## comparator_latch
module comparator_latch #
(
  parameter n_to_response_time = -1038,
  parameter p_to_response_time = -1020,
  parameter const_response_time = 1285,
  parameter n_to_tau = -1248,
  parameter p_to_tau = 1037,
  parameter const_tau = 1042,
  parameter n_to_response_time_lh = -1752,
  parameter p_to_response_time_lh = -1006,
  parameter const_response_time_lh = 1185,
  parameter n_to_tau_lh = 1131,
  parameter p_to_tau_lh = -1115,
  parameter const_tau_lh = 1529
)
(
  input clk,
  input reset,
  input sys_clk,
  input [15-1:0] n,
  input [15-1:0] p,
  output [35-1:0] out
);
clock: 13.8 ns
lec_check: 0
abc_area: 0
cap_margin: 20
cell_pad_in_sites_detail_placement: 0
core_aspect_ratio: 0.61
core_margin: 2
core_utilization: 72
cts_cluster_diameter: 90
cts_cluster_size: 37
gpl_timing_driven: 1
min_routing_layer: met1
setup_slack_margin: 0.74
slew_margin: 20
run.sh (not shown) runs the stock make flow with config.mk's settings and CLKGATE_MAP_FILE=.
The starting point finished but failed the layout checks on setup timing.
Next try:
--- a/flow/config.mk
+++ b/flow/config.mk
@@ -11 +11 @@
-export CORE_ASPECT_RATIO = 0.61
+export CORE_ASPECT_RATIO = 1.03
@@ -13,2 +13 @@
-export CORE_UTILIZATION = 72
-export CTS_CLUSTER_DIAMETER = 90
+export CORE_UTILIZATION = 66
@@ -16,0 +16 @@
+export HOLD_SLACK_MARGIN = 0.29
=> The changed run completed and failed the layout checks on setup timing; count of clock-buffer cells in the layout rose by 1; wire length fell by 19%; synthesized cell count does not change; global-route usage fell by 7.7 points.
Next try:
--- a/flow/config.mk
+++ b/flow/config.mk
@@ -11 +11 @@
-export CORE_ASPECT_RATIO = 1.03
+export CORE_ASPECT_RATIO = 0.61
@@ -13 +13,2 @@
-export CORE_UTILIZATION = 66
+export CORE_UTILIZATION = 70
+export CTS_CLUSTER_DIAMETER = 89
@@ -16 +16,0 @@
-export HOLD_SLACK_MARGIN = 0.29
The new run reached the layout checks and failed them: setup timing.
Via count rose by a few percent.
Worst hold slack gets better by 0.0095 ns.
Wire length rose by roughly a tenth.
Fmax fell slightly.
Setup slack gets worse by 0.19 ns.
Final cell count fell slightly.
Utilization rose by 5.4 points.
Next try:
==> flow/config.mk (replaced) <==
export PLATFORM = sky130hd
export DESIGN_NAME = comparator_latch
export DESIGN_NICKNAME = comparator_latch
export VERILOG_FILES = /design/flow/design.v
export SDC_FILE = /design/flow/constraint.sdc
export NUM_CORES = 4
export LEC_CHECK = 0
export CAP_MARGIN = 20
export CORE_MARGIN = 2
export CORE_UTILIZATION = 40
export SLEW_MARGIN = 20
==> flow/constraint.sdc (replaced) <==
create_clock -name core_clock -period 26.0 [get_ports {clk}]
set_input_delay 5.2000 -clock core_clock [delete_from_list [all_inputs] [get_ports {clk}]]
set_output_delay 5.2000 -clock core_clock [all_outputs]
set_load 0.01 [all_outputs]
What happened: The changed run completed with no timing, DRC or antenna violations. Design area went down by 15%. Wire length went down by 27%. Setup slack gets better by 7.6 ns. Synthesized cell count is unchanged. Worst hold slack gets worse by 0.022 ns. Non-clock buffer count went down by 1104. First-iteration DRC count went down by 56%.
Next try:
==> flow/constraint.sdc (replaced) <==
create_clock -name core_clock -period 24.8 [get_ports {clk}]
set_input_delay 4.9600 -clock core_clock [delete_from_list [all_inputs] [get_ports {clk}]]
set_output_delay 4.9600 -clock core_clock [all_outputs]
set_load 0.01 [all_outputs]
Result:
- The new run finished clean
- sequential share of layout area stays flat
- final area rose by 0.38%
- die area does not change
- count of clock-buffer cells in the layout rose by 1
- critical path depth stays the same
- sequential cell count does not change
- worst setup slack degrades by 0.27 ns
- wire length rose by 0.38%
Next try:
--- a/flow/config.mk
+++ b/flow/config.mk
@@ -8,2 +8,2 @@
-export CAP_MARGIN = 20
-export CORE_MARGIN = 2
+export CAP_MARGIN = 25
+export CORE_MARGIN = 7
@@ -10,0 +11 @@
+export GPL_ROUTABILITY_DRIVEN = 0
==> flow/constraint.sdc (replaced) <==
create_clock -name core_clock -period 26.0 [get_ports {clk}]
set_input_delay 5.2000 -clock core_clock [delete_from_list [all_inputs] [get_ports {clk}]]
set_output_delay 5.2000 -clock core_clock [all_outputs]
set_load 0.01 [all_outputs]
After rerunning: First-iteration DRC count decreases slightly. Critical path depth increases by 1. Global-route usage fell by 1.6 points.

Starting RTL as in the previous note.
Settings: LEC_CHECK=0, ABC_AREA=0, CAP_MARGIN=20, CELL_PAD_IN_SITES_DETAIL_PLACEMENT=0, CORE_ASPECT_RATIO=0.54, CORE_MARGIN=10, CORE_UTILIZATION=55, CTS_CLUSTER_DIAMETER=80, CTS_CLUSTER_SIZE=66, GPL_TIMING_DRIVEN=0, MIN_ROUTING_LAYER=met1, PLACE_DENSITY_LB_ADDON=0.07, SETUP_SLACK_MARGIN=2.96, SLEW_MARGIN=20; clock period 20.1 ns.
The baseline ran to the end with violations: setup timing.
Change:
CORE_ASPECT_RATIO = 1.74   (was 0.54)
SETUP_SLACK_MARGIN = -1.75   (was 2.96)
The new run ran to the end with violations: setup timing.
Clock skew shrinks by 0.0033 ns.
Hold slack gets worse by 0.013 ns.
Utilization is lower by 1.8 points.
Critical path depth rose by 3.
Change:
ABC_AREA = 1   (was 0)
CAP_MARGIN = 10   (was 20)
CELL_PAD_IN_SITES_GLOBAL_PLACEMENT = 1   (was default)
CORE_ASPECT_RATIO = 1.55   (was 1.74)
CORE_MARGIN = 2   (was 10)
CORE_UTILIZATION = 52   (was 55)
CTS_CLUSTER_DIAMETER = 343   (was 80)
GPL_ROUTABILITY_DRIVEN = 1   (was default)
MAX_ROUTING_LAYER = met5   (was default)
MIN_ROUTING_LAYER = met2   (was met1)
PLACE_DENSITY_LB_ADDON = 0.28   (was 0.07)
SETUP_SLACK_MARGIN = 5.0   (was -1.75)
TNS_END_PERCENT = 55   (was default)
=> This time the run produced a clean layout. Routed wire length is higher by 33%. Final area is higher by 15%. Clock-buffer cell count is lower by 1.
Change:
ABC_AREA = 0   (was 1)
CAP_MARGIN = 20   (was 10)
CELL_PAD_IN_SITES_GLOBAL_PLACEMENT = default   (was 1)
CORE_ASPECT_RATIO = 1.74   (was 1.55)
CORE_MARGIN = 10   (was 2)
CORE_UTILIZATION = 55   (was 52)
CTS_CLUSTER_DIAMETER = 80   (was 343)
GPL_ROUTABILITY_DRIVEN = default   (was 1)
HOLD_SLACK_MARGIN = 0.27   (was default)
MAX_ROUTING_LAYER = default   (was met5)
MIN_ROUTING_LAYER = met1   (was met2)
PLACE_DENSITY_LB_ADDON = 0.07   (was 0.28)
SETUP_SLACK_MARGIN = -1.75   (was 5.0)
TNS_END_PERCENT = 35   (was 55)
Effect: This time the run completed and failed the layout checks on setup timing; global-route usage came out lower by 21 points; setup slack gets worse by 2.4 ns; routed wire length drops by 25%; cell area decreases by 13%; die size shrinks by 0.92%; area after synthesis went down by 5.5%; cell count goes down by 17%; register-to-register slack gets worse by 0.22 ns; sequential share of layout area came out higher by 0.12 points; non-clock buffer count went down by 180; via count came out lower by 41%.
Change:
CORE_ASPECT_RATIO = 0.61   (was 1.74)
CORE_UTILIZATION = 58   (was 55)
CTS_CLUSTER_DIAMETER = default   (was 80)
GPL_TIMING_DRIVEN = 1   (was 0)
HOLD_SLACK_MARGIN = default   (was 0.27)
PLACE_DENSITY_LB_ADDON = default   (was 0.07)
SETUP_SLACK_MARGIN = 1.73   (was -1.75)
TNS_END_PERCENT = default   (was 35)
clock period = 13.8 ns   (was 20.1 ns; I/O delays follow)
- The changed run finished but fails on setup timing
- clock skew is about the same
- design area went up by about 15%
- core utilization increases by 13 points
- die area goes down by 4.9%
- non-clock buffer count increases by 1053
- setup slack is worse by 4.3 ns
- routed wire length went up by about 14%
- hold slack is better by 0.015 ns
- cell count went up by about 14%
- sequential share of layout area is lower by 0.11 points
Change:
CORE_MARGIN = 2   (was 10)
CORE_UTILIZATION = 66   (was 58)
SETUP_SLACK_MARGIN = 0.74   (was 1.73)
The changed run produced a layout that fails on setup timing; register-to-register slack gets worse by 0.02 ns; routed wire length rises by 2.9%; maximum frequency falls by 1.3%; final area falls by 0.75%; non-clock buffer count falls by 10; via count rises by 2.1%; utilization rises by 10 points.
